## QAM
module QAM(clk, rst, en, Din, IFout);
input clk, rst, en;
input Din;
output reg signed [17:0] IFout;
wire [1:0] spc_out;
wire [1:0] sm_i;
wire [1:0] sm_q;
wire [1:0] lf_i;
wire [1:0] lf_q;
wire [1:0] usi_i;
wire [1:0] usi_q;
wire signed [17:0] srrc_i;
wire signed [17:0] srrc_q;
wire en0;
wire en1;
wire en2;
wire en3;
reg sm_ctrl;
reg [3:0] usi_ctrl;
reg [1:0] mix_cnt;
reg sync_i0, sync_i1, sync_q0, sync_q1;
reg ce2;
always @(posedge clk or posedge rst) begin
	if (rst) begin
	    ce2 <= 1'd0;
	end
	else begin
		ce2 <= ~ce2;
	end
end
assign en0 = en & ce2;
always @(posedge clk or posedge rst) begin
	if (rst) begin
	    sync_i0 <= 1'd0;
	    sync_q0 <= 1'd0; 
	end
	else begin
		sync_i0 <= sm_i[1];
		sync_q0 <= sm_q[1];
	end
end
always @(posedge clk or posedge rst) begin
	if (rst) begin
	    sync_i1 <= 1'd0;
	    sync_q1 <= 1'd0;
	end
	else begin
		sync_i1 <= sync_i0;
		sync_q1 <= sync_q0;
	end
end
always @(posedge clk or posedge rst) begin
	if (rst) begin
	    sm_ctrl <= 1'd0;
	end
	else if (ce2) begin
		sm_ctrl <= ~sm_ctrl;
	end
end
assign en1 = (sm_ctrl & ce2) ? 1'd1 : 1'd0;
always @(posedge clk or posedge rst) begin
	if (rst) begin
	    usi_ctrl <= 1'd0;
	end
	else if(en) begin
		if(usi_ctrl == 4'd8) usi_ctrl <= usi_ctrl;
		else usi_ctrl <= usi_ctrl + 4'd1;
	end
end
assign en2 = (usi_ctrl == 4'd8) ? 1'd1 : 1'd0;
assign en3 = 1'd1;
assign lf_i = {sync_i1, 1'd1};
assign lf_q = {sync_q1, 1'd1};
SPC u_SPC(.clk(clk),
	      .rst(rst),
	      .en(en0),
	      .Din(Din),
	      .OUT(spc_out)
	      );
SM u_SM(.clk(clk),
	    .rst(rst),
	    .en(en1),
	    .Din(spc_out),
  ...
Size: ~22 I/O pins.
Settings: LEC_CHECK=0, CAP_MARGIN=10, CORE_MARGIN=2, CORE_UTILIZATION=44, CTS_CLUSTER_SIZE=42, GPL_ROUTABILITY_DRIVEN=1, MAX_ROUTING_LAYER=met4, PLACE_DENSITY=0.91, SETUP_SLACK_MARGIN=-0.13, SLEW_MARGIN=20; clock period 4.74 ns.
run.sh (not shown) runs the stock make flow with config.mk's settings and CLKGATE_MAP_FILE=.
The starting point went through all stages and came out clean.
Change:
- CAP_MARGIN: 10 -> 20
- CORE_UTILIZATION: 44 -> 72
- CTS_CLUSTER_DIAMETER: unset -> 90
- CTS_CLUSTER_SIZE: 42 -> unset
- GPL_ROUTABILITY_DRIVEN: 1 -> unset
- MAX_ROUTING_LAYER: met4 -> unset
- PLACE_DENSITY: 0.91 -> unset
- SETUP_SLACK_MARGIN: -0.13 -> unset
- clock period: 4.74 -> 2.52 ns (I/O delays scaled with it)
The changed run died in 4_1_cts.
Synthesized area does not change.
Die size came out lower by 39%.
Synthesized cell count stays the same.
Change:
- CORE_UTILIZATION: 72 -> 66
- CTS_CLUSTER_DIAMETER: 90 -> unset
- clock period: 2.52 -> 3.34 ns (I/O delays scaled with it)
Effect: The changed run reached the layout checks and failed them: negative setup slack. Synthesized area is unchanged. Synthesized cell count stays the same. Die area rose by a little under a tenth.

* * *

== run A ==
Starting RTL as in the previous note.
make LEC_CHECK=0 ABC_AREA=1 CAP_MARGIN=5 CELL_PAD_IN_SITES_DETAIL_PLACEMENT=0 CORE_ASPECT_RATIO=0.89 CORE_MARGIN=2 CORE_UTILIZATION=72 CTS_CLUSTER_SIZE=31 MIN_ROUTING_LAYER=met1 PLACE_DENSITY=0.64 SETUP_SLACK_MARGIN=0.11 SLEW_MARGIN=20 finish   # period 3.73 ns
Run A: full flow OK, the timing, DRC and antenna checks passed
Edits applied to the flow inputs when going from run A to run B:
--- a/flow/config.mk
+++ b/flow/config.mk
@@ -7,3 +7,2 @@
 export LEC_CHECK = 0
-export ABC_AREA = 1
 export CAP_MARGIN = 5
@@ -12,7 +11,7 @@
 export CORE_MARGIN = 2
-export CORE_UTILIZATION = 72
-export CTS_CLUSTER_SIZE = 31
+export CORE_UTILIZATION = 71
+export CTS_CLUSTER_SIZE = 27
 export MIN_ROUTING_LAYER = met1
-export PLACE_DENSITY = 0.64
-export SETUP_SLACK_MARGIN = 0.11
+export PLACE_DENSITY = 0.38
+export SETUP_SLACK_MARGIN = 0.37
 export SLEW_MARGIN = 20
==> flow/constraint.sdc <==
create_clock -name core_clock -period 1.6 [get_ports {clk}]
set_input_delay 0.3200 -clock core_clock [delete_from_list [all_inputs] [get_ports {clk}]]
set_output_delay 0.3200 -clock core_clock [all_outputs]
set_load 0.01 [all_outputs]
For run B, the flow was terminated by a tool error in clock tree synthesis and produced no final design. Run A: no failed stages, no open violations at the end. Across both runs, area share of fa/ha/maj cells after synthesis was higher for run B than for run A. Higher placed instance count was reported by run B, not run A. [compare] base=run A new=run B: proportion of synthesized area in mux cells went up; post-synthesis chip area from yosys went down; and-or/or-and share of the synthesized area went up; area of the die went down. Run B against run A: cell area after placement now sits higher, register area share after synthesis now sits higher.
## Diff of input files: run C against run B
--- a/flow/config.mk
+++ b/flow/config.mk
@@ -11,7 +11,6 @@
 export CORE_MARGIN = 2
-export CORE_UTILIZATION = 71
-export CTS_CLUSTER_SIZE = 27
+export CORE_UTILIZATION = 65
+export CTS_CLUSTER_DIAMETER = 338
 export MIN_ROUTING_LAYER = met1
-export PLACE_DENSITY = 0.38
-export SETUP_SLACK_MARGIN = 0.37
+export SETUP_SLACK_MARGIN = -0.25
 export SLEW_MARGIN = 20
==> flow/constraint.sdc <==
create_clock -name core_clock -period 2.59 [get_ports {clk}]
set_input_delay 0.5180 -clock core_clock [delete_from_list [all_inputs] [get_ports {clk}]]
set_output_delay 0.5180 -clock core_clock [all_outputs]
set_load 0.01 [all_outputs]
Results
What the final checks of run C revealed, after a flow that finished every stage, was a layout that fails on hold timing, capacitance limit, slew limit, setup timing. Diff run C..run B | synthesized area | unchanged. The cell area reported after detailed placement of run C falls short of that of run B by 2.1%. Diff run B -> run C | core footprint | increase of about 9%. Between run B and run C, the difference in synthesized cell count is negligible. Between run B and run C, die area increased. Run B → run C: global placer's final weighted congestion saw an increase, effective utilization at floorplan saw a decrease.
--- input diff run C..run D ---
==> flow/config.mk <==
export PLATFORM = sky130hd
export DESIGN_NAME = QAM
export DESIGN_NICKNAME = QAM
export VERILOG_FILES = /design/flow/design.v
export SDC_FILE = /design/flow/constraint.sdc
export NUM_CORES = 4
export LEC_CHECK = 0
export CAP_MARGIN = 20
export CORE_MARGIN = 2
export CORE_UTILIZATION = 65
export SLEW_MARGIN = 20
==> flow/constraint.sdc <==
create_clock -name core_clock -period 4.66 [get_ports {clk}]
set_input_delay 0.9320 -clock core_clock [delete_from_list [all_inputs] [get_ports {clk}]]
set_output_delay 0.9320 -clock core_clock [all_outputs]
set_load 0.01 [all_outputs]
## What came out
Global-route usage down 11 points in run D wrt run C
Note that the maximum operating frequency recorded for run D amounts to 1.06 times the value seen in run C.
Run D finished end to end and its layout was clean on timing, DRC and antenna.
Edits applied to the flow inputs when going from run D to run E:
--- a/flow/config.mk
+++ b/flow/config.mk
@@ -9,3 +9,5 @@
 export CORE_MARGIN = 2
-export CORE_UTILIZATION = 65
+export CORE_UTILIZATION = 64
+export CTS_CLUSTER_DIAMETER = 29
+export MAX_ROUTING_LAYER = met4
 export SLEW_MARGIN = 20
==> flow/constraint.sdc <==
create_clock -name core_clock -period 2.99 [get_ports {clk}]
set_input_delay 0.5980 -clock core_clock [delete_from_list [all_inputs] [get_ports {clk}]]
set_output_delay 0.5980 -clock core_clock [all_outputs]
set_load 0.01 [all_outputs]
Findings:
Run E: it failed with a tool error in global routing, so there are no final results. Run E -> run D: number of I/O port buffers delta 0, exact match. Delta (run E minus run D): chip area line of the yosys report roughly the same; area of the die saw an increase; worst-case clock buffer depth went up by 1. Number of primary I/O pins: run D vs run E identical.

* * *

Starting RTL as in the previous note.
clock: 0.998 ns
lec_check: 0
abc_area: 1
cap_margin: 5
cell_pad_in_sites_detail_placement: 0
core_aspect_ratio: 0.9
core_margin: 2
core_utilization: 72
cts_cluster_size: 15
min_routing_layer: met1
place_density: 0.35
setup_slack_margin: 0.24
slew_margin: 20
The starting point stopped in 4_1_cts.
Edit:
- CAP_MARGIN: 5 -> 20
- CELL_PAD_IN_SITES_DETAIL_PLACEMENT: 0 -> unset
- CORE_ASPECT_RATIO: 0.9 -> unset
- CTS_CLUSTER_DIAMETER: unset -> 90
- CTS_CLUSTER_SIZE: 15 -> 94
- MIN_ROUTING_LAYER: met1 -> unset
- PLACE_DENSITY: 0.35 -> unset
- SETUP_SLACK_MARGIN: 0.24 -> unset
- clock period: 0.998 -> 2.35 ns (I/O delays scaled with it)
Result: Now the flow failed in 5_1_grt on GRT-0116; synthesized cell count stays the same; die size stays flat; synthesized area does not change.
Edit:
- ABC_AREA: 1 -> unset
- CORE_UTILIZATION: 72 -> 70
- CTS_CLUSTER_DIAMETER: 90 -> unset
- CTS_CLUSTER_SIZE: 94 -> 70
- clock period: 2.35 -> 3.72 ns (I/O delays scaled with it)
Outcome:
- This time the run completed, yet does not pass: setup timing
- synthesized area drops by 2.4%
- die size climbs by about 0.34%
- synthesized cell count drops by about 15%
Edit:
- CAP_MARGIN: 20 -> 0
- CORE_UTILIZATION: 70 -> 72
- SETUP_SLACK_MARGIN: unset -> 0.45
=>
- The new run completed, yet does not pass: setup timing
- non-clock buffer count is higher by 459
- die area goes down by 2.7%
- critical path depth is lower by 1
- clock skew grows by 18 ps
- register-to-register slack loses 850 ps
- via count goes up by 27%
- setup slack gets worse by 850 ps
- final area climbs by 12%
- area after synthesis stays the same
- first-iteration DRC count went up to 2.7 times its value

* * *

Starting RTL as in the previous note.
// QAM
module QAM(clk, rst, en, Din, IFout);
input clk, rst, en;
input Din;
output reg signed [17:0] IFout;
wire [1:0] spc_out;
wire [1:0] sm_i;
wire [1:0] sm_q;
wire [1:0] lf_i;
wire [1:0] lf_q;
wire [1:0] usi_i;
wire [1:0] usi_q;
wire signed [17:0] srrc_i;
wire signed [17:0] srrc_q;
wire en0;
wire en1;
wire en2;
wire en3;
reg sm_ctrl;
reg [3:0] usi_ctrl;
reg [1:0] mix_cnt;
reg sync_i0, sync_i1, sync_q0, sync_q1;
reg ce2;
always @(posedge clk or posedge rst) begin
	if (rst) begin
	    ce2 <= 1'd0;
	end
	else begin
		ce2 <= ~ce2;
	end
end
assign en0 = en & ce2;
always @(posedge clk or posedge rst) begin
	if (rst) begin
	    sync_i0 <= 1'd0;
	    sync_q0 <= 1'd0; 
	end
	else begin
		sync_i0 <= sm_i[1];
		sync_q0 <= sm_q[1];
	end
end
always @(posedge clk or posedge rst) begin
	if (rst) begin
	    sync_i1 <= 1'd0;
	    sync_q1 <= 1'd0;
	end
	else begin
		sync_i1 <= sync_i0;
		sync_q1 <= sync_q0;
	end
end
always @(posedge clk or posedge rst) begin
	if (rst) begin
	    sm_ctrl <= 1'd0;
	end
	else if (ce2) begin
		sm_ctrl <= ~sm_ctrl;
	end
end
assign en1 = (sm_ctrl & ce2) ? 1'd1 : 1'd0;
always @(posedge clk or posedge rst) begin
	if (rst) begin
	    usi_ctrl <= 1'd0;
	end
	else if(en) begin
		if(usi_ctrl == 4'd8) usi_ctrl <= usi_ctrl;
		else usi_ctrl <= usi_ctrl + 4'd1;
	end
end
assign en2 = (usi_ctrl == 4'd8) ? 1'd1 : 1'd0;
assign en3 = 1'd1;
assign lf_i = {sync_i1, 1'd1};
assign lf_q = {sync_q1, 1'd1};
SPC u_SPC(.clk(clk),
  ...
clock: 7.66 ns
lec_check: 0
cap_margin: 20
core_margin: 9
core_utilization: 51
cts_cluster_diameter: 228
gpl_routability_driven: 1
gpl_timing_driven: 0
hold_slack_margin: 0.14
max_routing_layer: met4
min_routing_layer: met2
place_density_lb_addon: 0.29
slew_margin: 20
Then changed:
- CORE_MARGIN: 9 -> 2
- CORE_UTILIZATION: 51 -> 66
- CTS_CLUSTER_DIAMETER: 228 -> default
- GPL_ROUTABILITY_DRIVEN: 1 -> default
- GPL_TIMING_DRIVEN: 0 -> default
- HOLD_SLACK_MARGIN: 0.14 -> default
- MAX_ROUTING_LAYER: met4 -> default
- MIN_ROUTING_LAYER: met2 -> default
- PLACE_DENSITY_LB_ADDON: 0.29 -> default
- clock period: 7.66 -> 3.37 ns (I/O delays scaled with it)
=> The changed run finished with negative setup slack left. Wire length goes up by well over a third. Die area goes down by a quarter to a third. Register-to-register slack is worse by 0.82 ns. Cell count climbs by roughly a tenth. Setup slack loses 0.82 ns. Hold slack loses 0.013 ns. Via count decreases by about a fifth.
Then changed:
- CORE_UTILIZATION: 66 -> 40
- SETUP_SLACK_MARGIN: default -> 1.19
- clock period: 3.37 -> 4.66 ns (I/O delays scaled with it)
Now the flow completed without violations; worst setup slack improved by 1.4 ns; cell area decreases by about 6%.
Then changed:
- CORE_UTILIZATION: 40 -> 64
- CTS_CLUSTER_DIAMETER: default -> 29
- SETUP_SLACK_MARGIN: 1.19 -> default
- TNS_END_PERCENT: default -> 5
- clock period: 4.66 -> 2.97 ns (I/O delays scaled with it)
The changed run ran to the end with violations: negative setup slack.
Area after synthesis is unchanged.
Via count came out higher by 17%.
Setup slack got worse by 1.7 ns.
Core utilization rises by 38 points.
Wire length came out higher by 20%.
Flip-flop count does not change.

* * *

QAM again, from the RTL that the note above started with.
make LEC_CHECK=0 CAP_MARGIN=20 CORE_ASPECT_RATIO=0.67 CORE_MARGIN=9 CORE_UTILIZATION=51 CTS_CLUSTER_DIAMETER=228 GPL_ROUTABILITY_DRIVEN=0 GPL_TIMING_DRIVEN=0 HOLD_SLACK_MARGIN=0.14 MAX_ROUTING_LAYER=met4 MIN_ROUTING_LAYER=met2 PLACE_DENSITY_LB_ADDON=0.29 SLEW_MARGIN=15 finish   # period 7.66 ns
The starting point completed without violations.
==> next run, changes <==
CORE_MARGIN = 6   (was 9)
CORE_UTILIZATION = 50   (was 51)
MIN_ROUTING_LAYER = met1   (was met2)
PLACE_DENSITY_LB_ADDON = 0.18   (was 0.29)
clock period = 4.39 ns   (was 7.66 ns; I/O delays follow)
This time the run ran to the end with violations: negative setup slack.
Setup slack is worse by 0.42 ns.
First-iteration DRC count came out lower by about 70%.
Final area goes up by 2.7%.
Register-to-register slack is worse by 0.42 ns.
Worst hold slack gets better by 0.0067 ns.
Cell count rose by about 0.8%.
Global-route usage shrinks by 11 points.
Synthesized cell count is unchanged.

* * *

== cedar ==
QAM again, from the RTL that the note above started with.
Design QAM, start of the top module:
module QAM(clk, rst, en, Din, IFout);
input clk, rst, en;
input Din;
output reg signed [17:0] IFout;
wire [1:0] spc_out;
wire [1:0] sm_i;
wire [1:0] sm_q;
wire [1:0] lf_i;
wire [1:0] lf_q;
wire [1:0] usi_i;
wire [1:0] usi_q;
wire signed [17:0] srrc_i;
wire signed [17:0] srrc_q;
wire en0;
wire en1;
wire en2;
wire en3;
reg sm_ctrl;
reg [3:0] usi_ctrl;
reg [1:0] mix_cnt;
reg sync_i0, sync_i1, sync_q0, sync_q1;
reg ce2;
always @(posedge clk or posedge rst) begin
	if (rst) begin
	    ce2 <= 1'd0;
	end
	else begin
		ce2 <= ~ce2;
	end
end
assign en0 = en & ce2;
always @(posedge clk or posedge rst) begin
	if (rst) begin
	    sync_i0 <= 1'd0;
	    sync_q0 <= 1'd0; 
	end
	else begin
		sync_i0 <= sm_i[1];
		sync_q0 <= sm_q[1];
	end
end
always @(posedge clk or posedge rst) begin
	if (rst) begin
	    sync_i1 <= 1'd0;
	    sync_q1 <= 1'd0;
	end
	else begin
		sync_i1 <= sync_i0;
		sync_q1 <= sync_q0;
	end
end
always @(posedge clk or posedge rst) begin
	if (rst) begin
	    sm_ctrl <= 1'd0;
	end
	else if (ce2) begin
		sm_ctrl <= ~sm_ctrl;
	end
end
assign en1 = (sm_ctrl & ce2) ? 1'd1 : 1'd0;
always @(posedge clk or posedge rst) begin
	if (rst) begin
	    usi_ctrl <= 1'd0;
	end
	else if(en) begin
  ...
export LEC_CHECK = 0
export ABC_AREA = 0
export CAP_MARGIN = 20
export CORE_MARGIN = 2
export CORE_UTILIZATION = 72
export CTS_CLUSTER_SIZE = 14
export PLACE_DENSITY_LB_ADDON = 0.24
export SETUP_SLACK_MARGIN = 1.02
export SLEW_MARGIN = 20
create_clock -name core_clock -period 3.48 [get_ports {clk}]
No final results exist for cedar, since it was stopped by error GRT-0232 during global routing (5_1_grt).
#### Input delta (amber over cedar)
- putting TNS_END_PERCENT at 5 where nothing was set
- swapping 0 for 1 in ABC_AREA
- clearing SETUP_SLACK_MARGIN, which used to be 1.02
- swapping 3.48 for 2.88 in the clock period (ns, I/O delays scaled along)
==> results <==
amber against cedar: post-synthesis sequential element count ~0 delta; number of clock sinks seen by CTS comparable.
Note that the total cell area at the placement stage recorded for amber amounts to 1.10 times the value seen in cedar.
Status(amber) = ERROR, stage = global routing (5_1_grt)
Re area share of and-or/or-and cells after synthesis: amber is 2.3 points down on cedar.
For the cell total in the yosys stat output, amber came in 17% higher than cedar did.
Against cedar as the reference, amber delivers a higher die outline area.
When amber is set beside cedar, its number of distinct library cells after synthesis turns out to be 45% smaller.
When amber is measured against cedar, its per-instance average area after synthesis turns out about 13% lower.
Relative to cedar, floorplan utilization has gone up in amber.
The following lists how maple was set up differently from amber:
- CTS_CLUSTER_SIZE no longer set, was 14
- ABC_AREA no longer set, was 1
- CORE_UTILIZATION now 64, was 72
- PLACE_DENSITY_LB_ADDON no longer set, was 0.24
- TNS_END_PERCENT no longer set, was 5
- the clock period (ns, I/O delays scaled along) now 3.55, was 2.88
Results
The flow for maple finished, though final verification flagged setup timing. On area of the die, maple does worse than amber. Number of setup buffers added after CTS (maple over amber): decrease, 46. Going from amber to maple, portion of netlist area occupied by mux cells up 0.24 points; synthesized instance count shows a reduction of 15%; area fraction in compound gates after synthesis went up 2.3 points; half-perimeter wire length of the detailed placement result now sits lower. maple vs amber — simple logic cell fraction of the synthesized area dropped 2.2 points.
